v19:
## top_module
module top_module (
    clk,
    rst,
    X,
    n,
    start,
    Y,
    valid,
    ready,
    overflow,
    error
);
input clk, rst, start;
input [7:0] X;
input [2:0] n;
output valid, ready, overflow, error;
output [31:0] Y;
wire flush,load,controller_inuse;
assign error = 1'b0;
datapath dp( .clk(clk),
             .rst(rst),
             .flush(flush),
             .load(load),
             .x(X),
             .n(n), 
             .controller_inuse(controller_inuse), 
             .result(Y), 
             .valid(valid), 
             .ready(ready), 
             .ov_flag(overflow)
            );
controller ctrl( .clk(clk), 
                 .rst(rst), 
                 .start(start), 
                 .ready(ready), 
                 .error(error), 
                 .ov_flag(overflow), 
                 .flush(flush), 
                 .load(load), 
                 .controller_inuse(controller_inuse)
                );
endmodule
Size in the first run: about 50 I/O pins, about 43,000 um2 of cells after synthesis.
make LEC_CHECK=0 CAP_MARGIN=20 CORE_MARGIN=2 CORE_UTILIZATION=55 CTS_CLUSTER_SIZE=28 SETUP_SLACK_MARGIN=-0.56 SLEW_MARGIN=20 finish   # period 7.6 ns
run.sh (not shown) runs the stock make flow with config.mk's settings and CLKGATE_MAP_FILE=.
Completing all stages was not enough for v19: its layout failed the final checks because of negative setup slack.
[inputs] v53 vs v19
# v19
export LEC_CHECK = 0
export CAP_MARGIN = 20
export CORE_MARGIN = 2
export CORE_UTILIZATION = 55
export CTS_CLUSTER_SIZE = 28
export SETUP_SLACK_MARGIN = -0.56
export SLEW_MARGIN = 20
create_clock -name core_clock -period 7.6 [get_ports {clk}]
# v53
export LEC_CHECK = 0
export CAP_MARGIN = 20
export CORE_MARGIN = 2
export CORE_UTILIZATION = 40
export PLACE_DENSITY_LB_ADDON = 0.07
export SLEW_MARGIN = 25
create_clock -name core_clock -period 15.0 [get_ports {clk}]
==> results <==
v53 finished end to end and its layout was clean on timing, DRC and antenna.
From v19 to v53 the numbers moved as follows: post-synthesis share of cell area spent on xor and xnor gates saw little to no change; setup slack rose by 5.27 ns; vertical die dimension shows an increase of 17%.
Edits applied to the flow inputs when going from v53 to v4:
# v53
export LEC_CHECK = 0
export CAP_MARGIN = 20
export CORE_MARGIN = 2
export CORE_UTILIZATION = 40
export PLACE_DENSITY_LB_ADDON = 0.07
export SLEW_MARGIN = 25
create_clock -name core_clock -period 15.0 [get_ports {clk}]
# v4
export LEC_CHECK = 0
export CAP_MARGIN = 20
export CORE_MARGIN = 2
export CORE_UTILIZATION = 40
export SLEW_MARGIN = 20
create_clock -name core_clock -period 15.0 [get_ports {clk}]
## What came out
Against v53, the final cell area of v4 is lower. Re complex-gate fraction of the synthesized area: no difference whatsoever between v4 and v53. Final setup slack of the worst path down 0.022 ns in v4 wrt v53. v53 and v4 ended up with nearly the same share of the clock period used by the worst path.
Relative to v4, the following input files were edited for v12:
# v4
export LEC_CHECK = 0
export CAP_MARGIN = 20
export CORE_MARGIN = 2
export CORE_UTILIZATION = 40
export SLEW_MARGIN = 20
create_clock -name core_clock -period 15.0 [get_ports {clk}]
# v12
export LEC_CHECK = 0
export CAP_MARGIN = 20
export CORE_MARGIN = 2
export CORE_UTILIZATION = 71
export CTS_CLUSTER_SIZE = 40
export SLEW_MARGIN = 20
create_clock -name core_clock -period 11.7 [get_ports {clk}]
--- outcome ---
Summary of v12 over v4: cell count after placement fell 141; portion of the layout cell area used by clock cells fell 0.23 points; share of the cycle needed by the critical path after routing rose 11 points; wire length per cell rose 9.7%. Design area, v12 and v4: larger value in v12. In v12 the implementation ran to completion but is not tape-out ready, as the final checks report negative setup slack. The worst setup path startpoint comes out dp.reg4.data_out[65]$_DFF_PN0_ in one run and dp.reg2.data_out[55]$_DFF_PN0_ in the other, namely in v12 and v4 respectively. v12 ended with more number of cells on the critical path than v4. The via count reported for v12 is greater than that of v4 by about 12%.
What v18 does differently from v12 at the input level:
# v12
export LEC_CHECK = 0
export CAP_MARGIN = 20
export CORE_MARGIN = 2
export CORE_UTILIZATION = 71
export CTS_CLUSTER_SIZE = 40
export SLEW_MARGIN = 20
create_clock -name core_clock -period 11.7 [get_ports {clk}]
# v18
export LEC_CHECK = 0
export CAP_MARGIN = 20
export CORE_MARGIN = 2
export CORE_UTILIZATION = 40
export PLACE_DENSITY_LB_ADDON = 0.21
export SETUP_SLACK_MARGIN = -1.24
export SLEW_MARGIN = 20
create_clock -name core_clock -period 15.0 [get_ports {clk}]
==> results <==
Max-cap violation count: v12 vs v18, no meaningful difference. In terms of instance count of the mapped netlist, v12 and v18 differ only marginally. Between v12 and v18, the flow reports count of plain and timing-repair buffers decreasing by more than half. The flow completed for v18, but it is not clean: the layout still shows negative setup slack. v12 → v18: final cell count without fillers higher, total clock buffers created by CTS rose by 1.
[inputs] v32 vs v18
# v18
export LEC_CHECK = 0
export CAP_MARGIN = 20
export CORE_MARGIN = 2
export CORE_UTILIZATION = 40
export PLACE_DENSITY_LB_ADDON = 0.21
export SETUP_SLACK_MARGIN = -1.24
export SLEW_MARGIN = 20
create_clock -name core_clock -period 15.0 [get_ports {clk}]
# v32
export LEC_CHECK = 0
export CAP_MARGIN = 20
export CORE_MARGIN = 2
export CORE_UTILIZATION = 65
export SLEW_MARGIN = 20
create_clock -name core_clock -period 12.3 [get_ports {clk}]
[summary]
Delta (v32 minus v18): first-pass GRT wire length now sits higher.
Run comparison: v32 launch point of the worst path dp.reg1.data_out[54]$_DFF_PN0_; v18 launch point of the worst path dp.reg4.data_out[65]$_DFF_PN0_
Re final total negative setup slack: v18 was higher than v32.
Area of all placed cells without fillers is higher on v32
Compared with v18, v32 shows violation count after the first detailed-routing iteration that has gone up by more than a quarter.
Changes observed in v32 relative to v18: critical path required time down 2.16 ns; final period utilization up 2.0 points; total number of cells along the worst setup path went up by 1; count of plain and timing-repair buffers up 492.
The runs compared here, v32 and v18, all ended either early or with open violations.
v32 finished all stages; layout check result: FAIL, due to negative setup slack.


Starting RTL as in the previous note.
make LEC_CHECK=0 ABC_AREA=0 CAP_MARGIN=20 CORE_MARGIN=2 CORE_UTILIZATION=59 CTS_CLUSTER_DIAMETER=303 CTS_CLUSTER_SIZE=54 GPL_ROUTABILITY_DRIVEN=1 GPL_TIMING_DRIVEN=1 MIN_ROUTING_LAYER=met1 PLACE_DENSITY=0.91 SETUP_SLACK_MARGIN=-0.79 SLEW_MARGIN=20 TNS_END_PERCENT=35 finish   # period 8.0 ns
The baseline did not get past global routing (5_1_grt), error GRT-0232.
Rerun with:
- ABC_AREA: 0 -> unset
- CORE_UTILIZATION: 59 -> 45
- CTS_CLUSTER_DIAMETER: 303 -> unset
- CTS_CLUSTER_SIZE: 54 -> unset
- GPL_ROUTABILITY_DRIVEN: 1 -> unset
- GPL_TIMING_DRIVEN: 1 -> unset
- MIN_ROUTING_LAYER: met1 -> unset
- PLACE_DENSITY: 0.91 -> unset
- SETUP_SLACK_MARGIN: -0.79 -> 1.47
- TNS_END_PERCENT: 35 -> unset
- clock period: 8.0 -> 7.6 ns (I/O delays scaled with it)
What happened: The new run reached the layout checks and failed them: negative setup slack; synthesized cell count is unchanged; area after synthesis is unchanged; die size increases by 31%.
Rerun with:
- CELL_PAD_IN_SITES_DETAIL_PLACEMENT: unset -> 2
- CORE_UTILIZATION: 45 -> 40
- MAX_ROUTING_LAYER: unset -> met4
- PLACE_DENSITY_LB_ADDON: unset -> 0.01
- SETUP_SLACK_MARGIN: 1.47 -> unset
- clock period: 7.6 -> 15.0 ns (I/O delays scaled with it)
=>
- The changed run completed without violations
- final cell count drops by roughly a tenth
- routed wire length came out higher by roughly a tenth
- sequential share of layout area rises by 2.8 points
- first-iteration DRC count went down by a quarter to a third
- worst setup slack improves by 4.7 ns
- sequential cell count is unchanged
- design area came out lower by about a fifth
Rerun with:
- CELL_PAD_IN_SITES_DETAIL_PLACEMENT: 2 -> 1
- MIN_ROUTING_LAYER: unset -> met2
- PLACE_DENSITY_LB_ADDON: 0.01 -> 0.07
- SLEW_MARGIN: 20 -> 25
- clock period: 15.0 -> 16.8 ns (I/O delays scaled with it)
Result: Hold slack degrades by 0.0089 ns. Global-route usage rises by 11 points. Non-clock buffer count came out lower by 25. Area after synthesis does not change. Via count is higher by a quarter to a third. Cell area decreases slightly. Count of clock-buffer cells in the layout shrinks by 2. Setup slack improved by 0.52 ns. Sequential cell count does not change.


top_module again, from the RTL that the note above started with.
==> flow/design.v (excerpt) <==
module top_module (
    clk,
    rst,
    X,
    n,
    start,
    Y,
    valid,
    ready,
    overflow,
    error
);
export LEC_CHECK = 0
export ABC_AREA = 1
export CAP_MARGIN = 0
export CELL_PAD_IN_SITES_DETAIL_PLACEMENT = 2
export CELL_PAD_IN_SITES_GLOBAL_PLACEMENT = 3
export CORE_MARGIN = 5
export CORE_UTILIZATION = 59
export CTS_CLUSTER_DIAMETER = 303
export CTS_CLUSTER_SIZE = 83
export GPL_ROUTABILITY_DRIVEN = 0
export MAX_ROUTING_LAYER = met5
export MIN_ROUTING_LAYER = met2
export SLEW_MARGIN = 40
export TNS_END_PERCENT = 30
create_clock -name core_clock -period 8.0 [get_ports {clk}]
The starting point aborted during global placement without I/O (GPL-0301).
Next try:
CAP_MARGIN = 20   (was 0)
CELL_PAD_IN_SITES_DETAIL_PLACEMENT = default   (was 2)
CELL_PAD_IN_SITES_GLOBAL_PLACEMENT = default   (was 3)
CORE_MARGIN = 2   (was 5)
CORE_UTILIZATION = 72   (was 59)
CTS_CLUSTER_DIAMETER = default   (was 303)
CTS_CLUSTER_SIZE = 72   (was 83)
GPL_ROUTABILITY_DRIVEN = default   (was 0)
MAX_ROUTING_LAYER = default   (was met5)
MIN_ROUTING_LAYER = default   (was met2)
PLACE_DENSITY_LB_ADDON = 0.01   (was default)
SLEW_MARGIN = 20   (was 40)
TNS_END_PERCENT = default   (was 30)
clock period = 10.7 ns   (was 8.0 ns; I/O delays follow)
Now the flow produced a layout that fails on setup timing; area after synthesis does not change; synthesized cell count is unchanged; die area drops by about a fifth.
Next try:
CTS_CLUSTER_DIAMETER = 224   (was default)
CTS_CLUSTER_SIZE = 37   (was 72)
HOLD_SLACK_MARGIN = 0.29   (was default)
PLACE_DENSITY_LB_ADDON = 0.05   (was 0.01)
clock period = 8.18 ns   (was 10.7 ns; I/O delays follow)
After rerunning:
- This time the run never finished: it broke off in global routing
- area after synthesis is unchanged
- die size stays the same
- synthesized cell count stays the same
Next try:
CTS_CLUSTER_DIAMETER = 303   (was 224)
CTS_CLUSTER_SIZE = default   (was 37)
GPL_ROUTABILITY_DRIVEN = 1   (was default)
HOLD_SLACK_MARGIN = default   (was 0.29)
MIN_ROUTING_LAYER = met1   (was default)
PLACE_DENSITY_LB_ADDON = 0.06   (was 0.05)
TNS_END_PERCENT = 35   (was default)
clock period = 9.67 ns   (was 8.18 ns; I/O delays follow)
With this change the flow finished with setup timing left.
Die area is unchanged.
Synthesized cell count does not change.
Synthesized area stays the same.
